// unified_computing_system
module unified_computing_system (
    input      [15:0] d_a,           
    input      [15:0] d_b,           
    input      [1:0]  op_code,       
    input             clk,
    input             rstn,
    input             en_a,           
    input             en_b,           
    input             en_result,      
    input             cin,            
    input             bin,            
    output reg [31:0] result,         
    output reg [15:0] remainder,      
    output reg        cout,           
    output reg        bout,           
    output reg        overflow_flag,  
    output reg        error_flag      
);
    wire [15:0] q_a;            
    wire [15:0] q_b;            
    wire [15:0] sum_result;
    wire        sum_cout;
    wire [15:0] diff_result;
    wire        diff_bout;
    wire [31:0] product_result;
    wire [15:0] quotient_result;
    wire [15:0] remainder_result;
    reg [31:0] temp_result;
    reg [15:0] temp_remainder;
    reg        temp_cout;
    reg        temp_bout;
    reg        temp_overflow;
    reg        temp_error;
    dff_16bit register_a_inst (
        .d   (d_a),
        .clk (clk),
        .rstn(rstn),
        .en  (en_a),
        .q   (q_a)
    );
    dff_16bit register_b_inst (
        .d   (d_b),
        .clk (clk),
        .rstn(rstn),
        .en  (en_b),
        .q   (q_b)
    );
    adder_16bits adder_inst (
        .a   (q_a),
        .b   (q_b),
        .cin (cin),
        .sum (sum_result),
        .cout(sum_cout)
    );
    subtractor_16bits subtractor_inst (
        .a    (q_a),
  ...
Size in the first run: about 84 flip-flops, roughly 93 I/O pins.
==> flow/config.mk <==
export PLATFORM = sky130hd
export DESIGN_NAME = unified_computing_system
export DESIGN_NICKNAME = unified_computing_system
export VERILOG_FILES = /design/flow/design.v
export SDC_FILE = /design/flow/constraint.sdc
export NUM_CORES = 4
export LEC_CHECK = 0
export CAP_MARGIN = 0
export CORE_ASPECT_RATIO = 0.72
export CORE_MARGIN = 2
export CORE_UTILIZATION = 72
export CTS_CLUSTER_DIAMETER = 203
export CTS_CLUSTER_SIZE = 78
export SETUP_SLACK_MARGIN = 3.33
export SLEW_MARGIN = 20
==> flow/constraint.sdc <==
create_clock -name core_clock -period 14.1 [get_ports {clk}]
set_input_delay 2.8200 -clock core_clock [delete_from_list [all_inputs] [get_ports {clk}]]
set_output_delay 2.8200 -clock core_clock [all_outputs]
set_load 0.01 [all_outputs]
run.sh (not shown) runs the stock make flow with config.mk's settings and CLKGATE_MAP_FILE=.
The baseline ended with an error in 4_1_cts.
Rerun with:
==> flow/config.mk (replaced) <==
export PLATFORM = sky130hd
export DESIGN_NAME = unified_computing_system
export DESIGN_NICKNAME = unified_computing_system
export VERILOG_FILES = /design/flow/design.v
export SDC_FILE = /design/flow/constraint.sdc
export NUM_CORES = 4
export LEC_CHECK = 0
export CAP_MARGIN = 20
export CORE_MARGIN = 2
export CORE_UTILIZATION = 40
export SLEW_MARGIN = 20
==> flow/constraint.sdc (replaced) <==
create_clock -name core_clock -period 26.0 [get_ports {clk}]
set_input_delay 5.2000 -clock core_clock [delete_from_list [all_inputs] [get_ports {clk}]]
set_output_delay 5.2000 -clock core_clock [all_outputs]
set_load 0.01 [all_outputs]
Effect: The new run finished clean. Area after synthesis stays the same. Die size rises by about 80%. Synthesized cell count is unchanged.
Rerun with:
--- a/flow/config.mk
+++ b/flow/config.mk
@@ -6,6 +6,13 @@
 export NUM_CORES = 4
 export LEC_CHECK = 0
+export ABC_AREA = 1
 export CAP_MARGIN = 20
+export CORE_ASPECT_RATIO = 1.91
 export CORE_MARGIN = 2
-export CORE_UTILIZATION = 40
-export SLEW_MARGIN = 20
+export CORE_UTILIZATION = 30
+export CTS_CLUSTER_DIAMETER = 396
+export CTS_CLUSTER_SIZE = 100
+export MAX_ROUTING_LAYER = met4
+export SETUP_SLACK_MARGIN = -0.83
+export SLEW_MARGIN = 5
+export TNS_END_PERCENT = 5
Effect:
- The changed run completed with no timing, DRC or antenna violations
- non-clock buffer count shrinks by 128
- wire length shrinks by about 2.7%
- die area grows by 40%
- setup slack gains 790 ps
- worst hold slack gains 8.5 ps
- first-iteration DRC count shrinks by about 46%
Rerun with:
==> flow/config.mk (replaced) <==
export PLATFORM = sky130hd
export DESIGN_NAME = unified_computing_system
export DESIGN_NICKNAME = unified_computing_system
export VERILOG_FILES = /design/flow/design.v
export SDC_FILE = /design/flow/constraint.sdc
export NUM_CORES = 4
export LEC_CHECK = 0
export CAP_MARGIN = 20
export CORE_MARGIN = 2
export CORE_UTILIZATION = 12
export SLEW_MARGIN = 20
==> flow/constraint.sdc (replaced) <==
create_clock -name core_clock -period 33.5 [get_ports {clk}]
set_input_delay 6.7000 -clock core_clock [delete_from_list [all_inputs] [get_ports {clk}]]
set_output_delay 6.7000 -clock core_clock [all_outputs]
set_load 0.01 [all_outputs]
=> Critical path depth drops by 105. Clock-buffer cell count drops by 4. Die size climbs by 130%. First-iteration DRC count climbs by 57%. Final area drops by 2.8%. Wire length climbs by 2.7%. Global-route usage drops by 12 points. Register-to-register slack gets better by 950 ps. Clock skew stays flat.
Rerun with:
--- a/flow/config.mk
+++ b/flow/config.mk
@@ -6,6 +6,9 @@
 export NUM_CORES = 4
 export LEC_CHECK = 0
+export ABC_AREA = 1
 export CAP_MARGIN = 20
 export CORE_MARGIN = 2
-export CORE_UTILIZATION = 12
+export CORE_UTILIZATION = 72
+export CTS_CLUSTER_DIAMETER = 375
+export SETUP_SLACK_MARGIN = 3.17
 export SLEW_MARGIN = 20
==> flow/constraint.sdc (replaced) <==
create_clock -name core_clock -period 10.7 [get_ports {clk}]
set_input_delay 2.1400 -clock core_clock [delete_from_list [all_inputs] [get_ports {clk}]]
set_output_delay 2.1400 -clock core_clock [all_outputs]
set_load 0.01 [all_outputs]
With this change the flow did not get past 5_1_grt on GRT-0116.
Die size is lower by well over a third.
Synthesized cell count rises by about a fifth.
Area after synthesis came out higher by a few percent.

---

unified_computing_system again, from the RTL that the note above started with.
==> flow/config.mk <==
export PLATFORM = sky130hd
export DESIGN_NAME = unified_computing_system
export DESIGN_NICKNAME = unified_computing_system
export VERILOG_FILES = /design/flow/design.v
export SDC_FILE = /design/flow/constraint.sdc
export NUM_CORES = 4
export LEC_CHECK = 0
export ABC_AREA = 1
export CAP_MARGIN = 0
export CELL_PAD_IN_SITES_DETAIL_PLACEMENT = 1
export CELL_PAD_IN_SITES_GLOBAL_PLACEMENT = 3
export CORE_MARGIN = 2
export CORE_UTILIZATION = 52
export GPL_ROUTABILITY_DRIVEN = 0
export GPL_TIMING_DRIVEN = 0
export HOLD_SLACK_MARGIN = 0.02
export MAX_ROUTING_LAYER = met4
export PLACE_DENSITY = 0.54
export SETUP_SLACK_MARGIN = 5.0
export SLEW_MARGIN = 5
export TNS_END_PERCENT = 95
==> flow/constraint.sdc <==
create_clock -name core_clock -period 40.3 [get_ports {clk}]
set_input_delay 8.0600 -clock core_clock [delete_from_list [all_inputs] [get_ports {clk}]]
set_output_delay 8.0600 -clock core_clock [all_outputs]
set_load 0.01 [all_outputs]
The baseline stopped in global placement without I/O on GPL-0301.
Edit:
CAP_MARGIN = 20   (was 0)
CELL_PAD_IN_SITES_DETAIL_PLACEMENT = unset   (was 1)
CELL_PAD_IN_SITES_GLOBAL_PLACEMENT = unset   (was 3)
CORE_UTILIZATION = 40   (was 52)
GPL_ROUTABILITY_DRIVEN = unset   (was 0)
GPL_TIMING_DRIVEN = unset   (was 0)
HOLD_SLACK_MARGIN = unset   (was 0.02)
PLACE_DENSITY = unset   (was 0.54)
PLACE_DENSITY_LB_ADDON = 0.17   (was unset)
SETUP_SLACK_MARGIN = unset   (was 5.0)
SLEW_MARGIN = 20   (was 5)
TNS_END_PERCENT = unset   (was 95)
clock period = 26.0 ns   (was 40.3 ns; I/O delays follow)
Outcome: This time the run finished clean. Area after synthesis is unchanged. Die size grows by 29%. Synthesized cell count stays the same.
Edit:
ABC_AREA = unset   (was 1)
CORE_UTILIZATION = 69   (was 40)
MAX_ROUTING_LAYER = unset   (was met4)
PLACE_DENSITY_LB_ADDON = unset   (was 0.17)
clock period = 25.9 ns   (was 26.0 ns; I/O delays follow)
The new run produced a layout that fails on setup timing.
Routed wire length drops by 1.8%.
Die area goes down by 44%.
Final cell count goes down by 19%.
Global-route usage is higher by 18 points.
Register-to-register slack degrades by 1.8 ns.
Sequential share of layout area grows by 0.13 points.
Edit:
ABC_AREA = 1   (was unset)
CORE_UTILIZATION = 40   (was 69)
GPL_ROUTABILITY_DRIVEN = 0   (was unset)
clock period = 26.0 ns   (was 25.9 ns; I/O delays follow)
Outcome: Now the flow ran to the end with no violations. Wire length drops by about 6%. Global-route usage shrinks by 21 points. First-iteration DRC count is lower by 45%. Sequential cell count is unchanged. Area after synthesis increases by about 5%. Clock skew barely changes. Final cell count came out higher by 23%. Design area increases by 2.8%. Non-clock buffer count shrinks by 64. Die area is higher by about 80%.

---

run A:
The RTL this note starts from:
==> flow/design.v <==
module subtractor_16bits(
    input [15:0] a,
    input [15:0] b,
    input bin,
    output [15:0] diff,
    output bout
);
    assign {bout, diff} = a - b - bin;
endmodule
module adder_16bits(
    input [15:0] a,
    input [15:0] b,
    input cin,
    output [15:0] sum,
    output cout
);
    assign {cout, sum} = a + b + cin;
endmodule
module multiplier_16bits(
    input [15:0] a,
    input [15:0] b,
    output [31:0] product
);
    assign product = a * b;
endmodule
module divider_16bits(
    input [15:0] dividend,
    input [15:0] divisor,
    output [15:0] quotient,
    output [15:0] remainder
);
    assign quotient = dividend / divisor;
    assign remainder = dividend % divisor;
endmodule
module dff_16bit (
    input      [15:0] d,
    input             clk,
    input             rstn,
    input             en,
    output reg [15:0] q
);
    always @(posedge clk) begin
        if (!rstn)
            q <= 16'b0;
        else if (en)
            q <= d;
    end
endmodule
module unified_computing_system (
    input      [15:0] d_a,           
    input      [15:0] d_b,           
    input      [1:0]  op_code,       
    input             clk,
    input             rstn,
    input             en_a,           
    input             en_b,           
    input             en_result,      
    input             cin,            
    input             bin,            
    output reg [31:0] result,         
    output reg [15:0] remainder,      
    output reg        cout,           
    output reg        bout,           
    output reg        overflow_flag,  
    output reg        error_flag      
);
    wire [15:0] q_a;            
    wire [15:0] q_b;            
    wire [15:0] sum_result;
    wire        sum_cout;
    wire [15:0] diff_result;
    wire        diff_bout;
    wire [31:0] product_result;
    wire [15:0] quotient_result;
    wire [15:0] remainder_result;
    reg [31:0] temp_result;
    reg [15:0] temp_remainder;
    reg        temp_cout;
    reg        temp_bout;
    reg        temp_overflow;
    reg        temp_error;
    dff_16bit register_a_inst (
        .d   (d_a),
        .clk (clk),
        .rstn(rstn),
        .en  (en_a),
        .q   (q_a)
    );
    dff_16bit register_b_inst (
        .d   (d_b),
        .clk (clk),
        .rstn(rstn),
        .en  (en_b),
        .q   (q_b)
    );
    adder_16bits adder_inst (
        .a   (q_a),
        .b   (q_b),
        .cin (cin),
        .sum (sum_result),
        .cout(sum_cout)
    );
    subtractor_16bits subtractor_inst (
        .a    (q_a),
        .b    (q_b),
        .bin  (bin),
        .diff (diff_result),
        .bout (diff_bout)
    );
    multiplier_16bits multiplier_inst (
        .a      (q_a),
        .b      (q_b),
        .product(product_result)
    );
    divider_16bits divider_inst (
        .dividend (q_a),
        .divisor  (q_b),
        .quotient (quotient_result),
        .remainder(remainder_result)
    );
    always @(*) begin
        temp_result = 32'b0;
        temp_remainder = 16'b0;
        temp_cout = 1'b0;
        temp_bout = 1'b0;
        temp_overflow = 1'b0;
        temp_error = 1'b0;
        case(op_code)
            2'b00: begin  
                temp_result = {16'b0, sum_result};
                temp_cout = sum_cout;
                if ((q_a[15] == q_b[15]) && (sum_result[15] != q_a[15])) begin
                    temp_overflow = 1'b1;
                end
            end
            2'b01: begin  
                temp_result = {16'b0, diff_result};
                temp_bout = diff_bout;
                if ((q_a[15] != q_b[15]) && (diff_result[15] != q_a[15])) begin
                    temp_overflow = 1'b1;
                end
            end
            2'b10: begin  
                temp_result = product_result;
                if (product_result[31:16] != 16'b0 && 
                    product_result[31:16] != 16'hFFFF) begin
                    temp_overflow = 1'b1;
                end
            end
            2'b11: begin  
                if (q_b == 16'b0) begin  
                    temp_result = 32'b0;
                    temp_error = 1'b1;
                end else begin
                    temp_result = {16'b0, quotient_result};  
                    temp_remainder = remainder_result;
                end
            end
            default: begin
            end
        endcase
    end
    always @(posedge clk) begin
        if (!rstn) begin
            result <= 32'b0;
            remainder <= 16'b0;
            cout <= 1'b0;
            bout <= 1'b0;
            overflow_flag <= 1'b0;
            error_flag <= 1'b0;
        end
        else if (en_result) begin
            result <= temp_result;
            remainder <= temp_remainder;
            cout <= temp_cout;
            bout <= temp_bout;
            overflow_flag <= temp_overflow;
            error_flag <= temp_error;
        end
    end
endmodule
Settings: LEC_CHECK=0, ABC_AREA=1, CAP_MARGIN=20, CORE_ASPECT_RATIO=0.5, CORE_MARGIN=2, CORE_UTILIZATION=72, CTS_CLUSTER_DIAMETER=375, CTS_CLUSTER_SIZE=10, HOLD_SLACK_MARGIN=0.3, SETUP_SLACK_MARGIN=3.17, SLEW_MARGIN=20, TNS_END_PERCENT=10; clock period 10.7 ns.
Run A: aborted in clock tree synthesis (tool error)
Relative to run A, the following input files were edited for run B:
- removing SETUP_SLACK_MARGIN (formerly 3.17)
- removing HOLD_SLACK_MARGIN (formerly 0.3)
- removing CORE_ASPECT_RATIO (formerly 0.5)
- removing CTS_CLUSTER_DIAMETER (formerly 375)
- changing CORE_UTILIZATION from 72 to 65
- removing TNS_END_PERCENT (formerly 10)
- removing ABC_AREA (formerly 1)
- removing CTS_CLUSTER_SIZE (formerly 10)
- changing the clock period (ns, I/O delays scaled along) from 10.7 to 21.2
==> comparison <==
Run B -> run A: number of top-level design ports delta 0, exact match. Looking at pre-placement core utilization, run B sits 7.3 points lower than run A does. Between run B and run A, the synthesized cell count is higher for run A. Minimum setup slack after placement improves in run B relative to run A. Number of placement rows went up by more than a quarter going from run A to run B. Between run B and run A, the number of nets produced by synthesis is lower for run B. To summarise run B: no stage aborted, but the layout did not pass its checks, failing on negative setup slack.
Relative to run B, the following input files were edited for run C:
- putting CTS_CLUSTER_SIZE at 82 where nothing was set
- swapping 65 for 72 in CORE_UTILIZATION
- putting TNS_END_PERCENT at 5 where nothing was set
- putting PLACE_DENSITY_LB_ADDON at 0.07 where nothing was set
- swapping 21.2 for 24.4 in the clock period (ns, I/O delays scaled along)
==> results <==
In the summary table, run C is marked failed, with error GRT-0232 raised in global routing.
Changes observed in run C relative to run B: vertical extent of the die moved down, die footprint moved down, total number of H-tree levels level.
Diff run B -> run C: number of core rows down 3, final weighted congestion of routability-driven global placement now larger, detailed placement HPWL fell by 4.4%.
The following lists how run D was set up differently from run C:
- CTS_CLUSTER_SIZE no longer set, was 82
- CORE_UTILIZATION now 66, was 72
- PLACE_DENSITY_LB_ADDON no longer set, was 0.07
- TNS_END_PERCENT no longer set, was 5
- the clock period (ns, I/O delays scaled along) now 14.1, was 24.4
Findings:
Of run C and run D, not a single run came through the flow clean.
The final report for run D shows a completed flow and a layout that fails verification, specifically max-capacitance violations, max-slew violations, negative setup slack.
Run C did not finish: a tool error stopped it during global routing.
Between run C and run D, horizontal die dimension increased.
Re async set or reset register ratio after synthesis: no difference whatsoever between run C and run D.
When run D is measured against run C, its die size turns out 8.9% higher.
Re count of cells resized by post-cts repair: run C was lower than run D.

---

## maple
Starts from the design.v that is shown in full above.
clock: 45.5 ns
lec_check: 0
abc_area: 1
cap_margin: 20
cell_pad_in_sites_global_placement: 2
core_aspect_ratio: 0.5
core_margin: 2
core_utilization: 25
cts_cluster_diameter: 367
cts_cluster_size: 100
gpl_routability_driven: 0
place_density: 0.81
slew_margin: 0
tns_end_percent: 5
maple finished end to end and its layout was clean on timing, DRC and antenna.
The inputs of xenon differ from those of maple as listed below.
Settings: changing TNS_END_PERCENT from 5 to 35; changing CELL_PAD_IN_SITES_GLOBAL_PLACEMENT from 2 to 0.
Findings:
Setup WNS maple -> xenon: better
From maple to xenon the numbers moved as follows: fmax rose by 2.7%; final cell count without fillers held.
Edits applied to the flow inputs when going from xenon to lagoon:
Settings: clearing PLACE_DENSITY, which used to be 0.81; clearing CORE_ASPECT_RATIO, which used to be 0.5; clearing CELL_PAD_IN_SITES_GLOBAL_PLACEMENT, which used to be 0; clearing GPL_ROUTABILITY_DRIVEN, which used to be 0; swapping 25 for 40 in CORE_UTILIZATION; clearing TNS_END_PERCENT, which used to be 35; clearing CTS_CLUSTER_DIAMETER, which used to be 367; clearing CTS_CLUSTER_SIZE, which used to be 100; clearing ABC_AREA, which used to be 1; swapping 0 for 20 in SLEW_MARGIN; swapping 45.5 for 25.9 in the clock period (ns, I/O delays scaled along).
## What came out
Run comparison: lagoon critical path endpoint remainder[12]; xenon critical path endpoint remainder[15]
Taking xenon as the reference, in lagoon logic depth of the worst register-to-register path shows a reduction of 92; total routed wirelength shows an increase of 27%.
Comparing xenon and lagoon, tapcell count is higher on xenon.
From xenon to lagoon the numbers moved as follows: critical path depth dropped about 40%, post-synthesis share of cell area spent on and, or, nand and nor gates dropped 7.8 points, minimum hold slack dropped 0.010 ns.
Final antenna diode count in lagoon is 1 below xenon.
